Design alu, start of the top module:
module alu #(
	parameter DATA_WIDTH = 32,
	parameter INST_WIDTH = 4
)(
	input                   i_clk,
	input                   i_rst_n,
	input  [DATA_WIDTH-1:0] i_data_a,
	input  [DATA_WIDTH-1:0] i_data_b,
	input  [INST_WIDTH-1:0] i_inst,
	input                   i_valid,
	output [DATA_WIDTH-1:0] o_data,
	output                  o_overflow,
	output                  o_valid
);
export LEC_CHECK = 0
export CAP_MARGIN = 20
export CELL_PAD_IN_SITES_GLOBAL_PLACEMENT = 1
export CORE_MARGIN = 2
export CORE_UTILIZATION = 57
export CTS_CLUSTER_DIAMETER = 33
export CTS_CLUSTER_SIZE = 95
export GPL_TIMING_DRIVEN = 1
export PLACE_DENSITY_LB_ADDON = 0.23
export SETUP_SLACK_MARGIN = -0.61
export SLEW_MARGIN = 5
export TNS_END_PERCENT = 25
create_clock -name core_clock -period 10.9 [get_ports {i_clk}]
run.sh (not shown) runs the stock make flow with config.mk's settings and CLKGATE_MAP_FILE=.
The baseline reached the layout checks and failed them: negative setup slack.
Rerun with:
CELL_PAD_IN_SITES_GLOBAL_PLACEMENT = not set   (was 1)
CORE_UTILIZATION = 58   (was 57)
CTS_CLUSTER_DIAMETER = not set   (was 33)
CTS_CLUSTER_SIZE = not set   (was 95)
GPL_TIMING_DRIVEN = not set   (was 1)
PLACE_DENSITY_LB_ADDON = not set   (was 0.23)
SETUP_SLACK_MARGIN = not set   (was -0.61)
SLEW_MARGIN = 20   (was 5)
TNS_END_PERCENT = not set   (was 25)
clock period = 6.47 ns   (was 10.9 ns; I/O delays follow)
After rerunning: The new run finished with negative setup slack left. Worst hold slack degrades by 1.2 ns. Via count went up by about a fifth. Core utilization went up by 14 points. Routed wire length went up by about a fifth. Area after synthesis does not change. Flip-flop count stays the same. Worst setup slack degrades by 2.7 ns. Sequential share of layout area went down by 0.30 points. Final area went up by about a fifth.
Rerun with:
CORE_UTILIZATION = 70   (was 58)
SETUP_SLACK_MARGIN = 0.17   (was not set)
clock period = 10.2 ns   (was 6.47 ns; I/O delays follow)
=> Now the flow ended with an error in global routing. Synthesized area is unchanged. Die area goes down by about a fifth. Synthesized cell count does not change.
Rerun with:
CORE_UTILIZATION = 40   (was 70)
SETUP_SLACK_MARGIN = not set   (was 0.17)
clock period = 12.0 ns   (was 10.2 ns; I/O delays follow)
After rerunning: Now the flow produced a clean layout. Synthesized area is unchanged. Die size went up by about 70%. Synthesized cell count is unchanged.
Rerun with:
ABC_AREA = 1   (was not set)
CAP_MARGIN = 10   (was 20)
CORE_UTILIZATION = 29   (was 40)
CTS_CLUSTER_DIAMETER = 337   (was not set)
CTS_CLUSTER_SIZE = 48   (was not set)
After rerunning: Utilization drops by 13 points. Sequential cell count stays the same. Clock-buffer cell count stays the same. Setup slack gains 0.89 ns. Cell count grows by 39%. Via count came out higher by 18%. Design area increases by 13%. Hold slack gets worse by 0.30 ns. Fmax went up by 8.3%.

The RTL this note starts from:
==> flow/design.v <==
module alu #(
	parameter DATA_WIDTH = 32,
	parameter INST_WIDTH = 4
)(
	input                   i_clk,
	input                   i_rst_n,
	input  [DATA_WIDTH-1:0] i_data_a,
	input  [DATA_WIDTH-1:0] i_data_b,
	input  [INST_WIDTH-1:0] i_inst,
	input                   i_valid,
	output [DATA_WIDTH-1:0] o_data,
	output                  o_overflow,
	output                  o_valid
);
	reg [DATA_WIDTH - 1:0] o_data_r, o_data_w;
	reg o_overflow_r, o_overflow_w;
	reg o_valid_r, o_valid_w;
	reg [2 * DATA_WIDTH - 1:0] o_mul_temp;
	integer i;
	assign o_data = o_data_r;
	assign o_overflow = o_overflow_r;
	assign o_valid = o_valid_r;
	always @(*) begin
		if (i_valid) begin
			case (i_inst)
				4'd0: begin
					o_data_w = i_data_a + i_data_b;
					if (i_data_a[DATA_WIDTH - 1] && i_data_b[DATA_WIDTH - 1] && ~o_data_w[DATA_WIDTH - 1]) begin
						o_overflow_w = 1;
					end
					else if (~i_data_a[DATA_WIDTH - 1] && ~i_data_b[DATA_WIDTH - 1] && o_data_w[DATA_WIDTH - 1]) begin
						o_overflow_w = 1;
					end
					else begin
						o_overflow_w = 0;
					end
					o_valid_w = 1;
				end
				4'd1: begin
					o_data_w = i_data_a - i_data_b;
					if (~i_data_a[DATA_WIDTH - 1] && i_data_b[DATA_WIDTH - 1] && o_data_w[DATA_WIDTH - 1]) begin
						o_overflow_w = 1;
					end
					else if (i_data_a[DATA_WIDTH - 1] && ~i_data_b[DATA_WIDTH - 1] && ~o_data_w[DATA_WIDTH - 1]) begin
						o_overflow_w = 1;
					end
					else begin
						o_overflow_w = 0;
					end
					o_valid_w = 1;
				end
				4'd2: begin
					o_data_w = i_data_a * i_data_b;
					if ((i_data_a[DATA_WIDTH - 1] == i_data_b[DATA_WIDTH - 1]) && o_data_w[DATA_WIDTH - 1]) begin
						o_overflow_w = 1;
					end
					else if ((i_data_a[DATA_WIDTH - 1] != i_data_b[DATA_WIDTH - 1]) && ~o_data_w[DATA_WIDTH - 1]) begin
						o_overflow_w = 1;
					end
					else begin
						o_overflow_w = 0;
					end
					o_valid_w = 1;
				end
				4'd3: begin
					if (~i_data_a[DATA_WIDTH - 1] && i_data_b[DATA_WIDTH - 1]) begin
						o_data_w = i_data_a;
					end
					else if (i_data_a[DATA_WIDTH - 1] && ~i_data_b[DATA_WIDTH - 1]) begin
						o_data_w = i_data_b;
					end
					else if (i_data_a > i_data_b) begin
						o_data_w = i_data_a;
					end
					else begin
						o_data_w = i_data_b;
					end
					o_overflow_w = 0;
					o_valid_w = 1;
				end
				4'd4: begin
					if (~i_data_a[DATA_WIDTH - 1] && i_data_b[DATA_WIDTH - 1]) begin
						o_data_w = i_data_b;
					end
					else if (i_data_a[DATA_WIDTH - 1] && ~i_data_b[DATA_WIDTH - 1]) begin
						o_data_w = i_data_a;
					end
					else if (i_data_a < i_data_b) begin
						o_data_w = i_data_a;
					end
					else begin
						o_data_w = i_data_b;
					end
					o_overflow_w = 0;
					o_valid_w = 1;
				end
				4'd5: begin
					{o_overflow_w, o_data_w} = i_data_a + i_data_b;
					o_valid_w = 1;
				end
				4'd6: begin
					o_data_w = i_data_a - i_data_b;
					if (i_data_a < i_data_b) begin
						o_overflow_w = 1;
					end
					else begin
						o_overflow_w = 0;
					end
					o_valid_w = 1;
				end
				4'd7: begin
					o_mul_temp = i_data_a * i_data_b;
					o_overflow_w = 0;
					for (i = DATA_WIDTH; i < 2 * DATA_WIDTH; i = i + 1) begin
						if (o_mul_temp[i]) begin
							o_overflow_w = 1;
						end
					end
					o_data_w = o_mul_temp[DATA_WIDTH - 1:0];
					o_valid_w = 1;
				end
				4'd8: begin
					if (i_data_a > i_data_b) begin
						o_data_w = i_data_a;
					end
					else begin
						o_data_w = i_data_b;
					end
					o_overflow_w = 0;
					o_valid_w = 1;
				end
				4'd9: begin
					if (i_data_a < i_data_b) begin
						o_data_w = i_data_a;
					end
					else begin
						o_data_w = i_data_b;
					end
					o_overflow_w = 0;
					o_valid_w = 1;
				end
				4'd10: begin
					o_data_w = i_data_a & i_data_b;
					o_overflow_w = 0;
					o_valid_w = 1;
				end
				4'd11: begin
					o_data_w = i_data_a | i_data_b;
					o_overflow_w = 0;
					o_valid_w = 1;
				end
				4'd12: begin
					o_data_w = (i_data_a & ~i_data_b) | (~i_data_a & i_data_b);
					o_overflow_w = 0;
					o_valid_w = 1;
				end
				4'd13: begin
					o_data_w = ~i_data_a;
					o_overflow_w = 0;
					o_valid_w = 1;
				end
				4'd14: begin
					for (i = 0; i < DATA_WIDTH; i = i + 1) begin
						o_data_w[i] = i_data_a[DATA_WIDTH - 1 - i];
					end
					o_overflow_w = 0;
					o_valid_w = 1;
				end
				default: begin
					o_overflow_w = 0;
					o_data_w = 0;
					o_valid_w = 1;
				end
			endcase
		end
		else begin
			o_overflow_w = 0;
			o_data_w = 0;
			o_valid_w = 0;
		end
	end
	always @(posedge i_clk or negedge i_rst_n) begin
		if (~i_rst_n) begin
			o_data_r <= 0;
			o_overflow_r <= 0;
			o_valid_r <= 0;
		end
		else begin
			o_data_r <= o_data_w;
			o_overflow_r <= o_overflow_w;
			o_valid_r <= o_valid_w;
		end
	end
endmodule
clock: 12.9 ns
lec_check: 0
abc_area: 1
cap_margin: 20
cell_pad_in_sites_global_placement: 1
core_margin: 7
core_utilization: 22
cts_cluster_diameter: 331
cts_cluster_size: 95
gpl_timing_driven: 0
place_density_lb_addon: 0.29
setup_slack_margin: -0.61
slew_margin: 5
tns_end_percent: 25
The first run finished clean.
Rerun with:
ABC_AREA = unset   (was 1)
CAP_MARGIN = 0   (was 20)
CELL_PAD_IN_SITES_GLOBAL_PLACEMENT = 0   (was 1)
CORE_MARGIN = 10   (was 7)
CORE_UTILIZATION = 64   (was 22)
CTS_CLUSTER_DIAMETER = 342   (was 331)
GPL_TIMING_DRIVEN = 1   (was 0)
HOLD_SLACK_MARGIN = -0.08   (was unset)
PLACE_DENSITY_LB_ADDON = 0.23   (was 0.29)
SETUP_SLACK_MARGIN = unset   (was -0.61)
SLEW_MARGIN = 10   (was 5)
What happened: Final area falls by 17%; global-route usage climbs by 22 points; clock-buffer cell count rises by 1; via count falls by 15%; synthesized area goes down by 13%; flip-flop count is unchanged.
Rerun with:
CAP_MARGIN = 20   (was 0)
CORE_MARGIN = 3   (was 10)
CORE_UTILIZATION = 72   (was 64)
CTS_CLUSTER_DIAMETER = 33   (was 342)
CTS_CLUSTER_SIZE = 37   (was 95)
HOLD_SLACK_MARGIN = unset   (was -0.08)
SETUP_SLACK_MARGIN = -0.61   (was unset)
SLEW_MARGIN = 5   (was 10)
clock period = 10.9 ns   (was 12.9 ns; I/O delays follow)
=> With this change the flow completed and failed the layout checks on negative setup slack. Cell area is higher by about 3%. Cell count is higher by 0.83%. Synthesized area stays the same. Via count is higher by about 4%. Setup slack gets worse by 1100 ps.
Rerun with:
CELL_PAD_IN_SITES_GLOBAL_PLACEMENT = 1   (was 0)
CORE_MARGIN = 7   (was 3)
CORE_UTILIZATION = 22   (was 72)
CTS_CLUSTER_SIZE = 95   (was 37)
GPL_TIMING_DRIVEN = 0   (was 1)
clock period = 12.9 ns   (was 10.9 ns; I/O delays follow)
The changed run completed and failed the layout checks on negative setup slack.
Worst setup slack loses 320 ps.
Hold slack gains 61 ps.
Sequential share of layout area barely changes.
Final cell count goes up by 28%.
Sequential cell count does not change.
Cell area goes up by 3.0%.
Via count goes down by 5.3%.

// alu: RTL as listed in full above, without the edits since
==> flow/config.mk <==
export PLATFORM = sky130hd
export DESIGN_NAME = alu
export DESIGN_NICKNAME = alu
export VERILOG_FILES = /design/flow/design.v
export SDC_FILE = /design/flow/constraint.sdc
export NUM_CORES = 4
export LEC_CHECK = 0
export ABC_AREA = 1
export CAP_MARGIN = 35
export CORE_ASPECT_RATIO = 1.59
export CORE_MARGIN = 2
export CORE_UTILIZATION = 61
export GPL_ROUTABILITY_DRIVEN = 1
export GPL_TIMING_DRIVEN = 0
export PLACE_DENSITY = 0.74
export SETUP_SLACK_MARGIN = 1.3
export SLEW_MARGIN = 20
export TNS_END_PERCENT = 20
==> flow/constraint.sdc <==
create_clock -name core_clock -period 13.9 [get_ports {i_clk}]
set_input_delay 2.7800 -clock core_clock [delete_from_list [all_inputs] [get_ports {i_clk}]]
set_output_delay 2.7800 -clock core_clock [all_outputs]
set_load 0.01 [all_outputs]
Change:
ABC_AREA = unset   (was 1)
CAP_MARGIN = 20   (was 35)
CORE_ASPECT_RATIO = unset   (was 1.59)
CORE_UTILIZATION = 40   (was 61)
GPL_ROUTABILITY_DRIVEN = unset   (was 1)
GPL_TIMING_DRIVEN = unset   (was 0)
PLACE_DENSITY = unset   (was 0.74)
SETUP_SLACK_MARGIN = unset   (was 1.3)
TNS_END_PERCENT = unset   (was 20)
clock period = 11.8 ns   (was 13.9 ns; I/O delays follow)
=> The changed run produced a clean layout. Cell area came out lower by about 11%. Die area came out higher by about 33%. Critical path depth stays the same. Via count came out lower by 28%. Synthesized cell count came out lower by about 27%. Routed wire length came out lower by 32%. Core utilization came out lower by 22 points. Sequential share of layout area came out higher by 0.22 points. Cell count came out lower by 21%.
Change:
CORE_UTILIZATION = 51   (was 40)
SETUP_SLACK_MARGIN = 1.91   (was unset)
clock period = 6.47 ns   (was 11.8 ns; I/O delays follow)
Outcome:
- This time the run completed and failed the layout checks on setup timing
- wire length is higher by roughly a tenth
- cell area is higher by a quarter to a third
Change:
CAP_MARGIN = 10   (was 20)
CTS_CLUSTER_DIAMETER = 337   (was unset)
CTS_CLUSTER_SIZE = 48   (was unset)
SETUP_SLACK_MARGIN = unset   (was 1.91)
clock period = 12.0 ns   (was 6.47 ns; I/O delays follow)
- The new run went through all stages and came out clean
- final area fell by 20%
- synthesized area is unchanged
- wire length fell by 12%
- sequential share of layout area rose by 0.40 points
- via count fell by 10%
- worst hold slack improved by 1.1 ns
- setup slack improved by 2.9 ns
- clock-buffer cell count does not change

Starts from the design.v that is shown in full above.
clock: 10.9 ns
lec_check: 0
cap_margin: 20
cell_pad_in_sites_global_placement: 0
core_aspect_ratio: 0.63
core_margin: 2
core_utilization: 72
cts_cluster_diameter: 33
cts_cluster_size: 37
gpl_timing_driven: 1
place_density_lb_addon: 0.23
setup_slack_margin: 1.5
slew_margin: 5
tns_end_percent: 25
==> next run, changes <==
ABC_AREA = 1   (was default)
CORE_ASPECT_RATIO = default   (was 0.63)
CORE_MARGIN = 7   (was 2)
CTS_CLUSTER_SIZE = 95   (was 37)
PLACE_DENSITY_LB_ADDON = default   (was 0.23)
SETUP_SLACK_MARGIN = -0.61   (was 1.5)
clock period = 6.88 ns   (was 10.9 ns; I/O delays follow)
Now the flow aborted during 5_1_grt. Die size climbs by 23%. Area after synthesis climbs by 14%. Synthesized cell count climbs by 36%.
==> next run, changes <==
ABC_AREA = 0   (was 1)
PLACE_DENSITY = 0.35   (was default)
SETUP_SLACK_MARGIN = 1.8   (was -0.61)
=>
- The new run never finished: it broke off in 5_1_grt
- die area is lower by 12%
- synthesized cell count went down by 27%
- synthesized area goes down by 13%
==> next run, changes <==
ABC_AREA = default   (was 0)
CORE_MARGIN = 2   (was 7)
CTS_CLUSTER_SIZE = 24   (was 95)
PLACE_DENSITY = default   (was 0.35)
PLACE_DENSITY_LB_ADDON = 0.23   (was default)
SETUP_SLACK_MARGIN = -0.61   (was 1.8)
clock period = 10.9 ns   (was 6.88 ns; I/O delays follow)
What happened: This time the run finished but fails on setup timing. Die size came out lower by 7.8%. Synthesized cell count is unchanged. Synthesized area does not change.
==> next run, changes <==
CTS_CLUSTER_SIZE = 37   (was 24)
SETUP_SLACK_MARGIN = 1.44   (was -0.61)
TNS_END_PERCENT = 50   (was 25)
What happened:
- Now the flow ended with an error in 5_1_grt (GRT-0232)
- synthesized cell count does not change
- area after synthesis is unchanged
- die size is unchanged
==> next run, changes <==
CELL_PAD_IN_SITES_GLOBAL_PLACEMENT = default   (was 0)
CORE_UTILIZATION = 65   (was 72)
CTS_CLUSTER_DIAMETER = default   (was 33)
CTS_CLUSTER_SIZE = default   (was 37)
GPL_TIMING_DRIVEN = default   (was 1)
PLACE_DENSITY_LB_ADDON = default   (was 0.23)
SETUP_SLACK_MARGIN = default   (was 1.44)
SLEW_MARGIN = 20   (was 5)
TNS_END_PERCENT = default   (was 50)
clock period = 9.73 ns   (was 10.9 ns; I/O delays follow)
Result: With this change the flow finished but fails on setup timing; synthesized cell count is unchanged; synthesized area does not change; die area rose by 11%.

## JK
// alu: RTL as listed in full above, without the edits since
clock: 10.5 ns
lec_check: 0
cap_margin: 20
core_margin: 2
core_utilization: 71
hold_slack_margin: -0.09
setup_slack_margin: 1.32
slew_margin: 20
JK did not finish; the tool stopped in 5_1_grt with error GRT-0116.
Modified inputs, PW compared to JK
- a deleted HOLD_SLACK_MARGIN that had been -0.09
- an added MAX_ROUTING_LAYER of met4
Findings:
- JK did not make it past 5_1_grt, where a tool error ended it.
- No final results exist for PW, since it was stopped by error GRT-0116 during 5_1_grt.
- Die span in x came out exactly the same in JK and PW.
- Summary: minimum setup slack after placement, PW better than JK
- Cell area after placement shrinks slightly when moving from JK to PW.
- Any difference in H-tree depth reported by CTS between PW and JK is small enough to ignore.
- From JK to PW, die size did not move at all.
